==> try-pepper: inputs <==
## figan_upconv
module figan_upconv #(
    parameter DATA_WIDTH = 16
)(
    input  wire clk,
    input  wire rst_n,
    input  wire valid_in,
    input  wire signed [DATA_WIDTH-1:0] data_in,
    output wire ready_out,
    output wire valid_out,
    output wire signed [DATA_WIDTH-1:0] data_out
);
    wire signed [DATA_WIDTH-1:0] w_d2 [0:15]; wire signed [DATA_WIDTH-1:0] b_d2;
    w_dec2 w_d2_inst (.w0(w_d2[0]), .w1(w_d2[1]), .w2(w_d2[2]), .w3(w_d2[3]), .w4(w_d2[4]), .w5(w_d2[5]), .w6(w_d2[6]), .w7(w_d2[7]), .w8(w_d2[8]), .w9(w_d2[9]), .w10(w_d2[10]), .w11(w_d2[11]), .w12(w_d2[12]), .w13(w_d2[13]), .w14(w_d2[14]), .w15(w_d2[15]), .bias(b_d2));
    wire val_d2; wire signed [DATA_WIDTH-1:0] dat_d2;
    trans_conv2d_padded_layer #(
        .IN_WIDTH(14), .DATA_WIDTH(DATA_WIDTH),
        .PAD_TOP(2), .PAD_BOTTOM(3),
        .PAD_LEFT(2), .PAD_RIGHT(3)
    ) dec2 (
        .clk(clk), .rst_n(rst_n), .valid_in(valid_in), .data_in(data_in), .ready_out(ready_out),
        .w0(w_d2[0]), .w1(w_d2[1]), .w2(w_d2[2]), .w3(w_d2[3]), .w4(w_d2[4]), .w5(w_d2[5]), .w6(w_d2[6]), .w7(w_d2[7]), .w8(w_d2[8]), .w9(w_d2[9]), .w10(w_d2[10]), .w11(w_d2[11]), .w12(w_d2[12]), .w13(w_d2[13]), .w14(w_d2[14]), .w15(w_d2[15]), .bias(b_d2), .valid_out(val_d2), .data_out(dat_d2)
    );
    leaky_relu_layer #(.DATA_WIDTH(DATA_WIDTH)) act_d2 (.clk(clk), .rst_n(rst_n), .valid_in(val_d2), .data_in(dat_d2), .valid_out(valid_out), .data_out(data_out));
endmodule
Settings: LEC_CHECK=0, ABC_AREA=0, CAP_MARGIN=15, CORE_MARGIN=2, CORE_UTILIZATION=72, CTS_CLUSTER_SIZE=55, GPL_ROUTABILITY_DRIVEN=0, GPL_TIMING_DRIVEN=1, PLACE_DENSITY=0.35, SETUP_SLACK_MARGIN=1.81, SLEW_MARGIN=20, TNS_END_PERCENT=65; clock period 6.08 ns.
run.sh (not shown) runs the stock make flow with config.mk's settings and CLKGATE_MAP_FILE=.
==> try-xenon: changes against try-pepper <==
==> flow/config.mk (replaced) <==
export PLATFORM = sky130hd
export DESIGN_NAME = figan_upconv
export DESIGN_NICKNAME = figan_upconv
export VERILOG_FILES = /design/flow/design.v
export SDC_FILE = /design/flow/constraint.sdc
export NUM_CORES = 4
export LEC_CHECK = 0
export ABC_AREA = 1
export CAP_MARGIN = 0
export CORE_MARGIN = 2
export CORE_UTILIZATION = 72
export SETUP_SLACK_MARGIN = 1.46
export SLEW_MARGIN = 20
==> flow/constraint.sdc (replaced) <==
create_clock -name core_clock -period 9.82 [get_ports {clk}]
set_input_delay 1.9640 -clock core_clock [delete_from_list [all_inputs] [get_ports {clk}]]
set_output_delay 1.9640 -clock core_clock [all_outputs]
set_load 0.01 [all_outputs]
==> notes <==
- try-xenon finished clean. try-pepper finished but fails on negative setup slack.
- Of try-pepper and try-xenon, try-pepper has the higher cell area (gap 2.2%, measured against try-xenon).
- Against try-pepper, the global-route usage of try-xenon is lower by 0.74 points.
- Of try-pepper and try-xenon, try-pepper has the higher sequential power (gap 62%, measured against try-xenon).
- Between try-xenon and try-pepper, the lower worst setup slack is in try-pepper (gap 4.9 ns).
- In flip-flop count, try-pepper and try-xenon do not differ.
- Worst hold slack: try-pepper is worse than try-xenon (0.051 ns).
- Against try-xenon, the first-iteration DRC count of try-pepper is smaller by about 6%.
- Clock skew: try-xenon is higher than try-pepper (0.0019 ns).
- Power: try-xenon is lower than try-pepper (about 37%).

---

==> v3: inputs <==
==> flow/design.v <==
module qmult #(
    parameter N = 16,
    parameter Q = 10
)(
    input signed [N-1:0] a,
    input signed [N-1:0] b,
    output signed [N-1:0] out
);
    wire signed [2*N-1:0] temp;
    assign temp = a * b;
    assign out = temp[Q+N-1 : Q]; 
endmodule
module leaky_relu_layer #(
    parameter DATA_WIDTH = 16
)(
    input  wire clk,
    input  wire rst_n,
    input  wire valid_in,
    input  wire signed [DATA_WIDTH-1:0] data_in,
    output reg  valid_out,
    output reg  signed [DATA_WIDTH-1:0] data_out
);
    wire signed [DATA_WIDTH-1:0] val_shift_3;
    wire signed [DATA_WIDTH-1:0] val_shift_4;
    wire signed [DATA_WIDTH-1:0] val_shift_6;
    wire signed [DATA_WIDTH-1:0] neg_result;
    assign val_shift_3 = data_in >>> 3;  
    assign val_shift_4 = data_in >>> 4;  
    assign val_shift_6 = data_in >>> 6;  
    assign neg_result = val_shift_3 + val_shift_4 + val_shift_6;
    always @(posedge clk or negedge rst_n) begin
        if (!rst_n) begin
            valid_out <= 0;
            data_out  <= 0;
        end 
        else if (valid_in) begin
            valid_out <= 1;
            if (data_in >= 0) begin
                data_out <= data_in;
            end else begin
                data_out <= neg_result;
            end
        end 
        else begin
            valid_out <= 0;
        end
    end
endmodule
module upsample_layer_2d #(
    parameter IN_WIDTH   = 14, 
    parameter DATA_WIDTH = 16
)(
    input  wire clk, rst_n,
    input  wire valid_in,
    input  wire signed [DATA_WIDTH-1:0] data_in,
    output wire ready_in, 
    input  wire ready_out, 
    output reg  valid_out,
    output reg  signed [DATA_WIDTH-1:0] data_out
);
    localparam OUT_WIDTH = IN_WIDTH * 2;
    localparam S_READ_PIXEL  = 0;
    localparam S_EMIT_H_ZERO = 1; 
    localparam S_EMIT_V_ROW  = 2;
    reg [1:0] state;
    reg [15:0] col_cnt; 
    reg [15:0] row_cnt; 
    assign ready_in = (state == S_READ_PIXEL) && ready_out && (!valid_out || ready_out);
    always @(posedge clk or negedge rst_n) begin
        if (!rst_n) begin
            state <= S_READ_PIXEL;
            valid_out <= 0; data_out <= 0;
            col_cnt <= 0; row_cnt <= 0;
        end else begin
            if (valid_out && !ready_out) begin
                valid_out <= 1; 
            end else begin
                valid_out <= 0;  
                case (state)
                    S_READ_PIXEL: begin
                        if (valid_in && ready_out) begin
                            valid_out <= 1;
                            data_out  <= data_in;
                            state     <= S_EMIT_H_ZERO;
                        end
                    end
                    S_EMIT_H_ZERO: begin
                        if (ready_out) begin 
                            valid_out <= 1;
                            data_out  <= 0;
                            if (col_cnt == IN_WIDTH - 1) begin
                                col_cnt <= 0;
                                state   <= S_EMIT_V_ROW;
                            end else begin
                                col_cnt <= col_cnt + 1;
                                state   <= S_READ_PIXEL;
                            end
                        end
                    end
                    S_EMIT_V_ROW: begin
                        if (ready_out) begin
                            valid_out <= 1;
                            data_out  <= 0;
                            if (row_cnt == OUT_WIDTH - 1) begin
                                row_cnt <= 0;
                                state   <= S_READ_PIXEL;
                            end else begin
                                row_cnt <= row_cnt + 1;
                            end
                        end
                    end
                endcase
            end
        end
    end
endmodule
module zero_pad_layer #(
    parameter DATA_WIDTH = 16,
    parameter IMG_WIDTH  = 14,    
    parameter IMG_HEIGHT = 14,    
    parameter PAD_TOP    = 1,
    parameter PAD_BOTTOM = 2,
    parameter PAD_LEFT   = 1,
    parameter PAD_RIGHT  = 2
)(
    input  wire clk, rst_n,
    input  wire valid_in,
    input  wire signed [DATA_WIDTH-1:0] data_in,
    output wire ready_in,
    input  wire ready_out,
    output reg  valid_out,
    output reg  signed [DATA_WIDTH-1:0] data_out
);
    localparam TOTAL_WIDTH  = PAD_LEFT + IMG_WIDTH + PAD_RIGHT;
    localparam TOTAL_HEIGHT = PAD_TOP + IMG_HEIGHT + PAD_BOTTOM;
    reg [15:0] out_x;
    reg [15:0] out_y;
    reg frame_done; 
    reg [11:0] flush_cnt; 
    localparam FLUSH_CYCLES = 1024; 
    wire region_active_x = (out_x >= PAD_LEFT) && (out_x < PAD_LEFT + IMG_WIDTH);
    wire region_active_y = (out_y >= PAD_TOP)  && (out_y < PAD_TOP + IMG_HEIGHT);
    wire inside_content  = region_active_x && region_active_y;
    always @(*) begin
        if (frame_done) begin
            valid_out = 1'b0;
            data_out  = 0;
        end 
        else if (inside_content) begin
            valid_out = valid_in;
            data_out  = data_in;
        end else begin
            valid_out = 1'b1; 
            data_out  = {DATA_WIDTH{1'b0}};
        end
    end
    assign ready_in = !frame_done && (flush_cnt == 0) && inside_content && ready_out;
    wire fire_out = valid_out && ready_out;
    always @(posedge clk or negedge rst_n) begin
        if (!rst_n) begin
            out_x <= 0; out_y <= 0; frame_done <= 0; flush_cnt <= 0;
        end else begin
            if (flush_cnt > 0) begin
                if (fire_out) begin
                    if (flush_cnt == FLUSH_CYCLES) frame_done <= 1;
                    else flush_cnt <= flush_cnt + 1;
                end
            end
            else if (fire_out) begin
                if (out_x == TOTAL_WIDTH - 1) begin
                    out_x <= 0;
                    if (out_y == TOTAL_HEIGHT - 1) flush_cnt <= 1; 
                    else out_y <= out_y + 1;
                end else out_x <= out_x + 1;
            end
        end
    end
endmodule
module conv2d_4x4_layer #(
    parameter IMG_WIDTH  = 16,
    parameter DATA_WIDTH = 16
)(
    input  wire clk,
    input  wire rst_n,
    input  wire valid_in,
    input  wire signed [DATA_WIDTH-1:0] data_in,
    input  wire signed [DATA_WIDTH-1:0] w0, w1, w2, w3,
    input  wire signed [DATA_WIDTH-1:0] w4, w5, w6, w7,
    input  wire signed [DATA_WIDTH-1:0] w8, w9, w10, w11,
    input  wire signed [DATA_WIDTH-1:0] w12, w13, w14, w15,
    input  wire signed [DATA_WIDTH-1:0] bias,
    output reg  valid_out,
    output reg  signed [DATA_WIDTH-1:0] data_out
);
    reg signed [DATA_WIDTH-1:0] line_buff_0 [0:IMG_WIDTH-1];
    reg signed [DATA_WIDTH-1:0] line_buff_1 [0:IMG_WIDTH-1];
    reg signed [DATA_WIDTH-1:0] line_buff_2 [0:IMG_WIDTH-1];
    reg signed [DATA_WIDTH-1:0] win [0:15]; 
    wire signed [DATA_WIDTH-1:0] p[0:15]; 
    wire signed [DATA_WIDTH-1:0] sum;
    reg [9:0] x_cnt, y_cnt;
    integer i;
    qmult m0 (win[15], w0,  p[0]);
    qmult m1 (win[14], w1,  p[1]);
    qmult m2 (win[13], w2,  p[2]);
    qmult m3 (win[12], w3,  p[3]);
    qmult m4 (win[11], w4,  p[4]);
    qmult m5 (win[10], w5,  p[5]);
    qmult m6 (win[9],  w6,  p[6]);
    qmult m7 (win[8],  w7,  p[7]);
    qmult m8 (win[7],  w8,  p[8]);
    qmult m9 (win[6],  w9,  p[9]);
    qmult m10(win[5],  w10, p[10]);
    qmult m11(win[4],  w11, p[11]);
    qmult m12(win[3],  w12, p[12]);
    qmult m13(win[2],  w13, p[13]);
    qmult m14(win[1],  w14, p[14]);
    qmult m15(win[0],  w15, p[15]);
    assign sum = p[0] + p[1] + p[2] + p[3] + 
                 p[4] + p[5] + p[6] + p[7] + 
                 p[8] + p[9] + p[10] + p[11] +
                 p[12] + p[13] + p[14] + p[15] + bias;
    reg valid_req;
    always @(posedge clk or negedge rst_n) begin
        if (!rst_n) begin
            valid_req <= 0;
            valid_out <= 0;
            data_out  <= 0;
            x_cnt <= 0;
            y_cnt <= 0;
            for (i = 0; i < IMG_WIDTH; i = i + 1) begin
                line_buff_0[i] <= 0;
                line_buff_1[i] <= 0;
                line_buff_2[i] <= 0;
            end
            for (i = 0; i < 16; i = i + 1) begin
                win[i] <= 0;
            end
        end 
        else if (valid_in) begin
            line_buff_0[0] <= data_in;
            line_buff_1[0] <= line_buff_0[IMG_WIDTH-1];
            line_buff_2[0] <= line_buff_1[IMG_WIDTH-1];
            for (i = 1; i < IMG_WIDTH; i = i + 1) begin
                line_buff_0[i] <= line_buff_0[i-1];
                line_buff_1[i] <= line_buff_1[i-1];
                line_buff_2[i] <= line_buff_2[i-1];
            end
            win[0] <= data_in; 
            win[1] <= win[0]; win[2] <= win[1]; win[3] <= win[2];
            win[4] <= line_buff_0[IMG_WIDTH-1];
            win[5] <= win[4]; win[6] <= win[5]; win[7] <= win[6];
            win[8] <= line_buff_1[IMG_WIDTH-1];
            win[9] <= win[8]; win[10] <= win[9]; win[11] <= win[10];
            win[12] <= line_buff_2[IMG_WIDTH-1];
            win[13] <= win[12]; win[14] <= win[13]; win[15] <= win[14];
            if (x_cnt == IMG_WIDTH-1) begin
                x_cnt <= 0;
                y_cnt <= y_cnt + 1;
            end else begin
                x_cnt <= x_cnt + 1;
            end
            if (y_cnt >= 3 && x_cnt >= 3) 
                valid_req <= 1;
            else
                valid_req <= 0;
            valid_out <= valid_req;
            data_out  <= sum;
        end
        else begin
            valid_out <= valid_req;
            data_out  <= sum;
            valid_req <= 0;
        end
    end
endmodule
module trans_conv2d_padded_layer #(
    parameter IN_WIDTH   = 7,
    parameter DATA_WIDTH = 16,
    parameter PAD_TOP    = 1,
    parameter PAD_BOTTOM = 2,
    parameter PAD_LEFT   = 1,
    parameter PAD_RIGHT  = 2
)(
    input  wire clk, rst_n,
    input  wire valid_in,
    input  wire signed [DATA_WIDTH-1:0] data_in,
    output wire ready_out, 
    input  wire signed [DATA_WIDTH-1:0] w0,w1,w2,w3,w4,w5,w6,w7,
    input  wire signed [DATA_WIDTH-1:0] w8,w9,w10,w11,w12,w13,w14,w15,
    input  wire signed [DATA_WIDTH-1:0] bias,
    output wire valid_out,
    output wire signed [DATA_WIDTH-1:0] data_out
);
    wire up_valid, up_ready;
    wire signed [DATA_WIDTH-1:0] up_data;
    upsample_layer_2d #(
        .IN_WIDTH(IN_WIDTH), 
        .DATA_WIDTH(DATA_WIDTH)
    ) upsample_inst (
        .clk(clk), .rst_n(rst_n),
        .valid_in(valid_in), .data_in(data_in), .ready_in(ready_out),
        .ready_out(up_ready), .valid_out(up_valid), .data_out(up_data)
    );
    wire pad_valid, pad_ready;
    wire signed [DATA_WIDTH-1:0] pad_data;
    zero_pad_layer #(
        .DATA_WIDTH(DATA_WIDTH),
        .IMG_WIDTH(IN_WIDTH * 2),    
        .IMG_HEIGHT(IN_WIDTH * 2),   
        .PAD_TOP(PAD_TOP), .PAD_BOTTOM(PAD_BOTTOM),
        .PAD_LEFT(PAD_LEFT), .PAD_RIGHT(PAD_RIGHT)
    ) pad_inst (
        .clk(clk), .rst_n(rst_n),
        .valid_in(up_valid), .data_in(up_data), .ready_in(up_ready),
        .ready_out(pad_ready), .valid_out(pad_valid), .data_out(pad_data)
    );
    localparam CONV_IN_WIDTH = (IN_WIDTH * 2) + PAD_LEFT + PAD_RIGHT;
    conv2d_4x4_layer #(
        .IMG_WIDTH(CONV_IN_WIDTH), 
        .DATA_WIDTH(DATA_WIDTH)
    ) conv_inst (
        .clk(clk), .rst_n(rst_n),
        .valid_in(pad_valid), .data_in(pad_data), 
        .w0(w0), .w1(w1), .w2(w2), .w3(w3), .w4(w4), .w5(w5), .w6(w6), .w7(w7),
        .w8(w8), .w9(w9), .w10(w10), .w11(w11), .w12(w12), .w13(w13), .w14(w14), .w15(w15),
        .bias(bias),
        .valid_out(valid_out), .data_out(data_out)
    );
    assign pad_ready = 1'b1; 
endmodule
module w_dec2 #(parameter DATA_WIDTH=16)(
    output wire signed [DATA_WIDTH-1:0] w0, output wire signed [DATA_WIDTH-1:0] w1, output wire signed [DATA_WIDTH-1:0] w2, output wire signed [DATA_WIDTH-1:0] w3, output wire signed [DATA_WIDTH-1:0] w4, output wire signed [DATA_WIDTH-1:0] w5, output wire signed [DATA_WIDTH-1:0] w6, output wire signed [DATA_WIDTH-1:0] w7, output wire signed [DATA_WIDTH-1:0] w8, output wire signed [DATA_WIDTH-1:0] w9, output wire signed [DATA_WIDTH-1:0] w10, output wire signed [DATA_WIDTH-1:0] w11, output wire signed [DATA_WIDTH-1:0] w12, output wire signed [DATA_WIDTH-1:0] w13, output wire signed [DATA_WIDTH-1:0] w14, output wire signed [DATA_WIDTH-1:0] w15, output wire signed [DATA_WIDTH-1:0] bias
);
    assign w0 = 16'h0114;  
    assign w1 = 16'h0108;  
    assign w2 = 16'h00ee;  
    assign w3 = 16'h00fa;  
    assign w4 = 16'h00e9;  
    assign w5 = 16'h00dd;  
    assign w6 = 16'h00cf;  
    assign w7 = 16'h00d9;  
    assign w8 = 16'h00ed;  
    assign w9 = 16'h00d6;  
    assign w10 = 16'h00e7;  
    assign w11 = 16'h00f3;  
    assign w12 = 16'h010e;  
    assign w13 = 16'h00fa;  
    assign w14 = 16'h0104;  
    assign w15 = 16'h0106;  
    assign bias = 16'h0001;  
endmodule
module figan_upconv #(
    parameter DATA_WIDTH = 16
)(
    input  wire clk,
    input  wire rst_n,
    input  wire valid_in,
    input  wire signed [DATA_WIDTH-1:0] data_in,
    output wire ready_out,
    output wire valid_out,
    output wire signed [DATA_WIDTH-1:0] data_out
);
    wire signed [DATA_WIDTH-1:0] w_d2 [0:15]; wire signed [DATA_WIDTH-1:0] b_d2;
    w_dec2 w_d2_inst (.w0(w_d2[0]), .w1(w_d2[1]), .w2(w_d2[2]), .w3(w_d2[3]), .w4(w_d2[4]), .w5(w_d2[5]), .w6(w_d2[6]), .w7(w_d2[7]), .w8(w_d2[8]), .w9(w_d2[9]), .w10(w_d2[10]), .w11(w_d2[11]), .w12(w_d2[12]), .w13(w_d2[13]), .w14(w_d2[14]), .w15(w_d2[15]), .bias(b_d2));
    wire val_d2; wire signed [DATA_WIDTH-1:0] dat_d2;
    trans_conv2d_padded_layer #(
        .IN_WIDTH(14), .DATA_WIDTH(DATA_WIDTH),
        .PAD_TOP(2), .PAD_BOTTOM(3),
        .PAD_LEFT(2), .PAD_RIGHT(3)
    ) dec2 (
        .clk(clk), .rst_n(rst_n), .valid_in(valid_in), .data_in(data_in), .ready_out(ready_out),
        .w0(w_d2[0]), .w1(w_d2[1]), .w2(w_d2[2]), .w3(w_d2[3]), .w4(w_d2[4]), .w5(w_d2[5]), .w6(w_d2[6]), .w7(w_d2[7]), .w8(w_d2[8]), .w9(w_d2[9]), .w10(w_d2[10]), .w11(w_d2[11]), .w12(w_d2[12]), .w13(w_d2[13]), .w14(w_d2[14]), .w15(w_d2[15]), .bias(b_d2), .valid_out(val_d2), .data_out(dat_d2)
    );
    leaky_relu_layer #(.DATA_WIDTH(DATA_WIDTH)) act_d2 (.clk(clk), .rst_n(rst_n), .valid_in(val_d2), .data_in(dat_d2), .valid_out(valid_out), .data_out(data_out));
endmodule
==> flow/run.sh <==
#!/bin/bash
# the make line also repeats each setting of config.mk as NAME=value (left out here)
make -C /OpenROAD-flow-scripts/flow DESIGN_CONFIG=/design/flow/config.mk WORK_HOME=/design/flow/orfs CLKGATE_MAP_FILE= finish
==> flow/config.mk <==
export PLATFORM = sky130hd
export DESIGN_NAME = figan_upconv
export DESIGN_NICKNAME = figan_upconv
export VERILOG_FILES = /design/flow/design.v
export SDC_FILE = /design/flow/constraint.sdc
export NUM_CORES = 4
export LEC_CHECK = 0
export CAP_MARGIN = 20
export CORE_MARGIN = 2
export CORE_UTILIZATION = 54
export SLEW_MARGIN = 20
==> flow/constraint.sdc <==
create_clock -name core_clock -period 10.9 [get_ports {clk}]
set_input_delay 2.1800 -clock core_clock [delete_from_list [all_inputs] [get_ports {clk}]]
set_output_delay 2.1800 -clock core_clock [all_outputs]
set_load 0.01 [all_outputs]
==> v31: changes against v3 <==
Settings changed: CAP_MARGIN 20 to 15, CORE_MARGIN 2 to 9, CORE_UTILIZATION 54 to 36, CTS_CLUSTER_DIAMETER set to 37, CTS_CLUSTER_SIZE set to 55, GPL_ROUTABILITY_DRIVEN set to 0, GPL_TIMING_DRIVEN set to 1, MAX_ROUTING_LAYER set to met5, MIN_ROUTING_LAYER set to met2, PLACE_DENSITY_LB_ADDON set to 0.11, SETUP_SLACK_MARGIN set to -0.22, TNS_END_PERCENT set to 10.
==> flow/constraint.sdc (replaced) <==
create_clock -name core_clock -period 8.15 [get_ports {clk}]
set_input_delay 1.6300 -clock core_clock [delete_from_list [all_inputs] [get_ports {clk}]]
set_output_delay 1.6300 -clock core_clock [all_outputs]
set_load 0.01 [all_outputs]
==> v18: changes against v3 <==
Settings changed: CAP_MARGIN 20 to 15, CELL_PAD_IN_SITES_GLOBAL_PLACEMENT set to 0, CORE_UTILIZATION 54 to 62, CTS_CLUSTER_SIZE set to 50, GPL_ROUTABILITY_DRIVEN set to 0, GPL_TIMING_DRIVEN set to 1, HOLD_SLACK_MARGIN set to -0.1, MAX_ROUTING_LAYER set to met4, SETUP_SLACK_MARGIN set to 0.56, TNS_END_PERCENT set to 5.
==> flow/constraint.sdc (replaced) <==
create_clock -name core_clock -period 3.86 [get_ports {clk}]
set_input_delay 0.7720 -clock core_clock [delete_from_list [all_inputs] [get_ports {clk}]]
set_output_delay 0.7720 -clock core_clock [all_outputs]
set_load 0.01 [all_outputs]
==> notes <==
v18 produced a layout that fails on negative setup slack. v3 completed with no timing, DRC or antenna violations. v31 ran to the end with violations: negative setup slack. Synthesized cell count is the same in v3 and v31. First-iteration DRC count: v18 is smaller than v31 (49%). Against v31, the clock-buffer cell count of v3 is lower by 168. Hold slack: v18 > v3 > v31.
No activity file was given, so power comes from the tool's default toggle rates.
